==> 11-06 <==
==> flow/design.v (excerpt) <==
module processor
(
	input wire clk_i,
	input wire rst_i,
	input wire stall_i,
	output wire [31:0] addr_o,
	input wire [31:0] data_i,
	output wire [31:0] data_o,
	output wire [3:0] data_w_o,
	output wire [2:0] data_mode_o,
	input wire [7:0] extio_in,
	output wire [7:0] extio_out
);
	wire stall_cpu; wire mwait_cpu; wire irq_cpu; wire irq_ack_cpu; wire exception_cpu; wire data_b_cpu; wire data_h_cpu; wire data_access_cpu;
	wire [31:0] irq_vector_cpu; wire [31:0] inst_addr_cpu; wire [31:0] inst_in_cpu; wire [31:0] data_addr_cpu; wire [31:0] data_in_cpu; wire [31:0] data_out_cpu;
	wire [3:0] data_w_cpu;
	assign data_mode_o = {data_b_cpu,data_h_cpu,data_access_cpu};
	datapath core
	(
		.clock(clk_i),
		.reset(rst_i),
		.stall(stall_cpu),
		.mwait(mwait_cpu),
		.irq_vector(irq_vector_cpu),
		.irq(irq_cpu),
		.irq_ack(irq_ack_cpu),
		.exception(exception_cpu),
		.inst_addr(inst_addr_cpu),
		.inst_in(inst_in_cpu),
		.data_addr(data_addr_cpu),
		.data_in(data_in_cpu),
		.data_out(data_out_cpu),
		.data_w(data_w_cpu),
  ...
==> flow/config.mk <==
export PLATFORM = sky130hd
export DESIGN_NAME = processor
export DESIGN_NICKNAME = processor
export VERILOG_FILES = /design/flow/design.v
export SDC_FILE = /design/flow/constraint.sdc
export NUM_CORES = 4
export LEC_CHECK = 0
export CAP_MARGIN = 20
export CORE_MARGIN = 2
export CORE_UTILIZATION = 64
export CTS_CLUSTER_DIAMETER = 32
export HOLD_SLACK_MARGIN = -0.1
export MAX_ROUTING_LAYER = met4
export SETUP_SLACK_MARGIN = 1.98
export SLEW_MARGIN = 20
==> flow/constraint.sdc <==
create_clock -name core_clock -period 9.79 [get_ports {clk_i}]
set_input_delay 1.9580 -clock core_clock [delete_from_list [all_inputs] [get_ports {clk_i}]]
set_output_delay 1.9580 -clock core_clock [all_outputs]
set_load 0.01 [all_outputs]
run.sh (not shown) runs the stock make flow with config.mk's settings and CLKGATE_MAP_FILE=.
==> 11-26 (differences from 11-06) <==
Settings changed: CORE_UTILIZATION 64 to 40, CTS_CLUSTER_DIAMETER 32 to unset, HOLD_SLACK_MARGIN -0.1 to unset, MAX_ROUTING_LAYER met4 to unset, SETUP_SLACK_MARGIN 1.98 to unset.
==> flow/constraint.sdc (replaced) <==
create_clock -name core_clock -period 12.0 [get_ports {clk_i}]
set_input_delay 2.4000 -clock core_clock [delete_from_list [all_inputs] [get_ports {clk_i}]]
set_output_delay 2.4000 -clock core_clock [all_outputs]
set_load 0.01 [all_outputs]
==> results <==
11-26 ran to the end with no violations. 11-06 aborted during global routing with GRT-0232. Between 11-06 and 11-26, the lower die size is in 11-06 (gap 37%, measured against 11-26). Area after synthesis is the same in 11-26 and 11-06. In synthesized cell count, 11-26 and 11-06 do not differ.
==> figures <==
item	11-06	11-26
Final RePlAce weighted congestion	1.119	1.087
Number of cells upsized or downsized after cts	266	1
Post-placement worst setup slack	-0.1424 ns	0.4424 ns
Number of core rows	106	134
Core Region	83290 um^2	133100 um^2
Result of the run	aborted with a tool error	timing/DRC/antenna clean
Failing step	global routing	-
Post-Place Cells	5891	6559
Number of buffers inserted by post-CTS setup repair	100	3
Die Height	293.3 um	369.9 um
H-Tree Depth	4	3
Placed inst area	57040 um^2	57590 um^2
CTS buffer count	143	92

---

==> inputs of wip/umber <==
Starting RTL as in the previous note.
Settings: LEC_CHECK=0, CAP_MARGIN=20, CELL_PAD_IN_SITES_DETAIL_PLACEMENT=0, CELL_PAD_IN_SITES_GLOBAL_PLACEMENT=2, CORE_MARGIN=9, CORE_UTILIZATION=69, GPL_TIMING_DRIVEN=0, MIN_ROUTING_LAYER=met2, PLACE_DENSITY_LB_ADDON=0.3, SLEW_MARGIN=30; clock period 13.0 ns.
==> wip/tundra (differences from wip/umber) <==
- CELL_PAD_IN_SITES_DETAIL_PLACEMENT: 0 -> unset
- CELL_PAD_IN_SITES_GLOBAL_PLACEMENT: 2 -> unset
- CORE_MARGIN: 9 -> 2
- CORE_UTILIZATION: 69 -> 66
- GPL_TIMING_DRIVEN: 0 -> unset
- MAX_ROUTING_LAYER: unset -> met4
- MIN_ROUTING_LAYER: met2 -> unset
- PLACE_DENSITY_LB_ADDON: 0.3 -> unset
- SLEW_MARGIN: 30 -> 20
==> flow/constraint.sdc (replaced) <==
create_clock -name core_clock -period 8.5 [get_ports {clk_i}]
set_input_delay 1.7000 -clock core_clock [delete_from_list [all_inputs] [get_ports {clk_i}]]
set_output_delay 1.7000 -clock core_clock [all_outputs]
set_load 0.01 [all_outputs]
==> wip/sierra (differences from wip/umber) <==
- CELL_PAD_IN_SITES_DETAIL_PLACEMENT: 0 -> unset
- CELL_PAD_IN_SITES_GLOBAL_PLACEMENT: 2 -> unset
- CORE_MARGIN: 9 -> 2
- CORE_UTILIZATION: 69 -> 72
- CTS_CLUSTER_DIAMETER: unset -> 28
- CTS_CLUSTER_SIZE: unset -> 32
- GPL_TIMING_DRIVEN: 0 -> unset
- MIN_ROUTING_LAYER: met2 -> unset
- PLACE_DENSITY_LB_ADDON: 0.3 -> unset
- SETUP_SLACK_MARGIN: unset -> 0.75
- SLEW_MARGIN: 30 -> 20
==> flow/constraint.sdc (replaced) <==
create_clock -name core_clock -period 4.41 [get_ports {clk_i}]
set_input_delay 0.8820 -clock core_clock [delete_from_list [all_inputs] [get_ports {clk_i}]]
set_output_delay 0.8820 -clock core_clock [all_outputs]
set_load 0.01 [all_outputs]
==> qor summary <==
                                                                          wip/umber              wip/sierra              wip/tundra
Dpl ws                                                                            -                -4.16 ns                -1.21 ns
# Cells Yosys                                                                  4783                    4783                    4783
Total number of placement rows                                                  101                     100                     104
Post-DP Area                                                                      -              0.0643 mm2              0.0600 mm2
Post-placement cell count                                                         -                    6632                    6237
Mean instance size in the synthesized netlist                              11.2 um2                11.2 um2                11.2 um2
Core utilization at floorplan                                                 0.700                   0.723                   0.666
Horiz. Die Dim                                                               297 um                  277 um                  289 um
Die Outline Area                                                         0.0880 mm2              0.0766 mm2              0.0834 mm2
Synthesis-stage register bit count                                              826                     826                     826
Number of port buffers                                                            -                     121                     121
Vertical die dimension                                                       297 um                  277 um                  289 um
Outcome                                                      stopped before the end  stopped before the end  stopped before the end
Failing step                                                   3_1_place_gp_skip_io                 4_1_cts                 5_1_grt
Ports                                                                             -                     122                     122
Total core area                                                          0.0765 mm2              0.0741 mm2              0.0804 mm2
Asr flop ratio synth                                                          0.380                   0.380                   0.380
Routability cong.                                                                 -                    1.23                    1.17
Half-perimeter wire length of the detailed placement result                       -                  194 mm                  185 mm
